Setup of main:
==> flow/design.v <==
module booth_sel(
  input [2:0] src,
  output [3:0] sel
);
wire y_add,y,y_sub;
wire sel_negative,sel_double_negative,sel_positive,sel_double_positive;
assign {y_add,y,y_sub} = src;
assign sel_negative =  y_add & (y & ~y_sub | ~y & y_sub);
assign sel_positive = ~y_add & (y & ~y_sub | ~y & y_sub);
assign sel_double_negative =  y_add & ~y & ~y_sub;
assign sel_double_positive = ~y_add &  y &  y_sub;
assign sel={sel_negative,sel_positive,sel_double_negative,sel_double_positive};
endmodule
module booth_result_sel(
  input [3:0] sel,
  input [1:0] src,
  output      p 
);
wire x,x_sub;
wire sel_negative,sel_double_negative,sel_positive,sel_double_positive;
assign {sel_negative,sel_positive,sel_double_negative,sel_double_positive}=sel;
assign {x,x_sub} =src;
assign p = ~(~(sel_negative & ~x) & ~(sel_double_negative & ~x_sub) 
           & ~(sel_positive & x ) & ~(sel_double_positive &  x_sub));
endmodule
module booth_partial
#(
    parameter WIDTH = 34
)
(
  input [2*WIDTH-1:0]  x_src,
  input [2:0] y_src,
  output [2*WIDTH-1:0]   p_result,
  output                cout 
);
wire y_add,y,y_sub;
assign {y_add,y,y_sub} = y_src;
wire [3:0] sel;
wire sel_negative,sel_double_negative,sel_positive,sel_double_positive;
assign {sel_negative,sel_positive,sel_double_negative,sel_double_positive}=sel;
assign cout=sel_negative || sel_double_negative;
booth_sel booth_sel(
    .src    (y_src),
    .sel    (sel)
);
booth_result_sel partial0(.sel (sel), .src ({x_src[0],1'b0}), .p (p_result[0]));
genvar x;
generate for ( x =1;x<WIDTH*2;x=x+1) begin : gen_partial
    booth_result_sel partial(.sel (sel), .src (x_src[x:x-1]), .p (p_result[x]));
end endgenerate
endmodule
module switch_17x68bits(
   input [1155:0] part_group,
      output [1155:0] sw_group
);
wire [67:0] po16,po15,po14,po13,po12,po11,po10,po09,po08,po07,po06,po05,po04,po03,po02,po01,po00;
assign {po16,po15,po14,po13,po12,po11,po10,po09,po08,po07,po06,po05,po04,po03,po02,po01,po00} = part_group;
genvar x;
generate for ( x =0;x<68;x=x+1) begin : gen_switch
    assign sw_group[(x+1)*17-1:x*17] = {po16[x],po15[x],po14[x],po13[x],po12[x],po11[x],po10[x],po09[x],
                                     po08[x],po07[x],po06[x],po05[x],po04[x],po03[x],po02[x],po01[x],po00[x]};
end endgenerate
endmodule
module walloc_17bits(
    input [16:0] src_in,
    input [13:0]  cin,
    output [13:0] cout_group,
    output      cout,s
);
wire [13:0] c;
wire [4:0] first_s;
csa csa0 (.in (src_in[16:14]), .cout (c[4]), .s (first_s[4]) );
csa csa1 (.in (src_in[13:11]), .cout (c[3]), .s (first_s[3]) );
csa csa2 (.in (src_in[10:08]), .cout (c[2]), .s (first_s[2]) );
csa csa3 (.in (src_in[07:05]), .cout (c[1]), .s (first_s[1]) );
csa csa4 (.in (src_in[04:02]), .cout (c[0]), .s (first_s[0]) );
wire [3:0] secnod_s;
csa csa5 (.in ({first_s[4:2]}             ), .cout (c[8]), .s (secnod_s[3]));
csa csa6 (.in ({first_s[1:0],src_in[1]}   ), .cout (c[7]), .s (secnod_s[2]));
csa csa7 (.in ({src_in[0],cin[4:3]}       ), .cout (c[6]), .s (secnod_s[1]));
csa csa8 (.in ({cin[2:0]}                 ), .cout (c[5]), .s (secnod_s[0]));
wire [1:0] thrid_s;
csa csa9 (.in (secnod_s[3:1]          ), .cout (c[10]), .s (thrid_s[1]));
csa csaA (.in ({secnod_s[0],cin[6:5]} ), .cout (c[09]), .s (thrid_s[0]));
wire [1:0] fourth_s;
csa csaB (.in ({thrid_s[1:0],cin[10]} ),  .cout (c[12]), .s (fourth_s[1]));
csa csaC (.in ({cin[9:7]             }),  .cout (c[11]), .s (fourth_s[0]));
wire fifth_s;
csa csaD (.in ({fourth_s[1:0],cin[11]}),  .cout (c[13]), .s (fifth_s));
csa csaE (.in ({fifth_s,cin[13:12]}   ),  .cout (cout),  .s  (s));
assign cout_group = c;
endmodule
module csa(
  input [2:0] in,
  output cout,s
);
wire a,b,cin;
assign a=in[2];
assign b=in[1];
assign cin=in[0];
assign s = a ^ b ^ cin;
assign cout = a & b | b & cin | a & cin;
endmodule
module booth_walloc# (parameter COMPUTER_WIDTH=32,parameter WIDTH =COMPUTER_WIDTH+2)
(
  input               clk           ,
  input               reset         ,
  input  [COMPUTER_WIDTH:0] src1,
  input  [COMPUTER_WIDTH:0] src2,
  input         in_valid,
  output reg    in_ready,
  output reg    out_valid,
  output [COMPUTER_WIDTH*2-1:0] result
);
reg [WIDTH-1:0] multiplier;
reg [WIDTH*2-1:0] multiplicand;
reg first_doing;
wire ready_to_doing;
assign ready_to_doing = in_ready && in_valid;
always@(posedge clk ) begin
      if (reset ) begin
        in_ready <=1'b0;
      end
      else begin
        in_ready<=1'b1;
      end
      if (ready_to_doing) begin
        first_doing<=1'b1;
      end
      else begin
        first_doing <= 1'b0;
      end
      out_valid <= first_doing;
end
always @(posedge clk ) begin
  if (ready_to_doing) begin
    multiplicand <= {{WIDTH{src1[COMPUTER_WIDTH]}},src1};
    multiplier <= {src2[COMPUTER_WIDTH],src2};
  end
end
wire [1155:0] part_group;
wire [16:0]   part_cout;
booth_partial part0 (.x_src (multiplicand), .y_src({multiplier[1:0],1'b0}), 
                        .p_result (part_group[67:0]), .cout(part_cout[0]));
genvar x;
generate for ( x =1;x<17;x=x+1) begin : gen_walloc_partial
booth_partial part (
                    .x_src ({multiplicand[2*WIDTH-1-2*x:0],
                    {2*x{1'b0}}}), 
                    .y_src({multiplier[(x+1)*2-1:x*2-1]}), 
                    .p_result (part_group[(x+1)*68-1:x*68]), .cout(part_cout[x]));
end endgenerate
wire [1155:0] swo_group; 
switch_17x68bits switch (.part_group (part_group), .sw_group (swo_group));
wire [937:0] wt_cout; 
wire [66:0]  wt_c;
wire [67:0]  wt_s;
walloc_17bits walloc00 (.src_in (swo_group[16:0]), .cin({part_cout[13:0]}), 
                    .cout_group (wt_cout[13:0]),  .cout(wt_c[0]), .s (wt_s[0]));
genvar y;
generate for ( y =1;y<67;y=y+1) begin : gen_walloc
walloc_17bits walloc  (.src_in (swo_group[(y+1)*17-1:y*17]), .cin({wt_cout[y*14-1:(y-1)*14]}), 
                    .cout_group (wt_cout[(y+1)*14-1:y*14]),  .cout(wt_c[y]), .s (wt_s[y]));
end endgenerate
walloc_17bits walloc67(.src_in (swo_group[1155:1139]), .cin({wt_cout[937:924]}), 
                    .cout_group (),  .cout(), .s (wt_s[67]));
reg [67:0] wt_s_buf,wt_c_buf;
reg  part_next_highest_bit;
always@(posedge clk ) begin
  if (first_doing) begin
    wt_c_buf <= {wt_c,part_cout[14]};
    wt_s_buf <= {wt_s};
    part_next_highest_bit <= part_cout[15];
  end
end
wire [WIDTH*2-1:0] adder_a;
wire [WIDTH*2-1:0] adder_b;
wire              adder_cin;
wire [WIDTH*2-1:0] adder_result;
wire        adder_cout;
assign adder_a   = wt_c_buf;
assign adder_b   = wt_s_buf;
assign adder_cin = part_next_highest_bit;
assign {adder_cout, adder_result} = adder_a + adder_b + {{WIDTH*2-2{1'b0}},adder_cin};
assign result = adder_result[COMPUTER_WIDTH*2-1:0];
endmodule
make LEC_CHECK=0 ABC_AREA=1 CAP_MARGIN=20 CORE_ASPECT_RATIO=1.64 CORE_MARGIN=2 CORE_UTILIZATION=72 CTS_CLUSTER_DIAMETER=346 CTS_CLUSTER_SIZE=37 GPL_ROUTABILITY_DRIVEN=0 MAX_ROUTING_LAYER=met5 MIN_ROUTING_LAYER=met1 PLACE_DENSITY=0.65 SLEW_MARGIN=20 TNS_END_PERCENT=100 finish   # period 3.89 ns
run.sh (not shown) runs the stock make flow with config.mk's settings and CLKGATE_MAP_FILE=.
main: GRT-0116 in global routing (5_1_grt) -> run aborted
Relative to main, the following input files were edited for the feature branch:
==> flow/config.mk <==
export PLATFORM = sky130hd
export DESIGN_NAME = booth_walloc
export DESIGN_NICKNAME = booth_walloc
export VERILOG_FILES = /design/flow/design.v
export SDC_FILE = /design/flow/constraint.sdc
export NUM_CORES = 4
export LEC_CHECK = 0
export CAP_MARGIN = 20
export CORE_MARGIN = 2
export CORE_UTILIZATION = 40
export SLEW_MARGIN = 20
==> flow/constraint.sdc <==
create_clock -name core_clock -period 6.67 [get_ports {clk}]
set_input_delay 1.3340 -clock core_clock [delete_from_list [all_inputs] [get_ports {clk}]]
set_output_delay 1.3340 -clock core_clock [all_outputs]
set_load 0.01 [all_outputs]
[summary]
- In summary, the feature branch completed successfully, with a layout that passed the timing, design-rule and antenna checks.
- The feature branch against main; mean instance size in the synthesized netlist is up by more than 10%.
- main → the feature branch: netlist area before placement up about 0.7%, number of buffers added to fix hold violations after cts flat, floorplan die area up 48,000 sq um.
- Max placeable core region across the feature branch and main: the feature branch
- Changes observed in the feature branch relative to main: initial cell density of the core went down 32 points, post-synthesis simple-gate area fraction lower, post-detailed-placement cell area now sits lower, chip area from the yosys synthesis statistics now sits higher.
- The feature branch vs main — total nets after synthesis dropped 603.
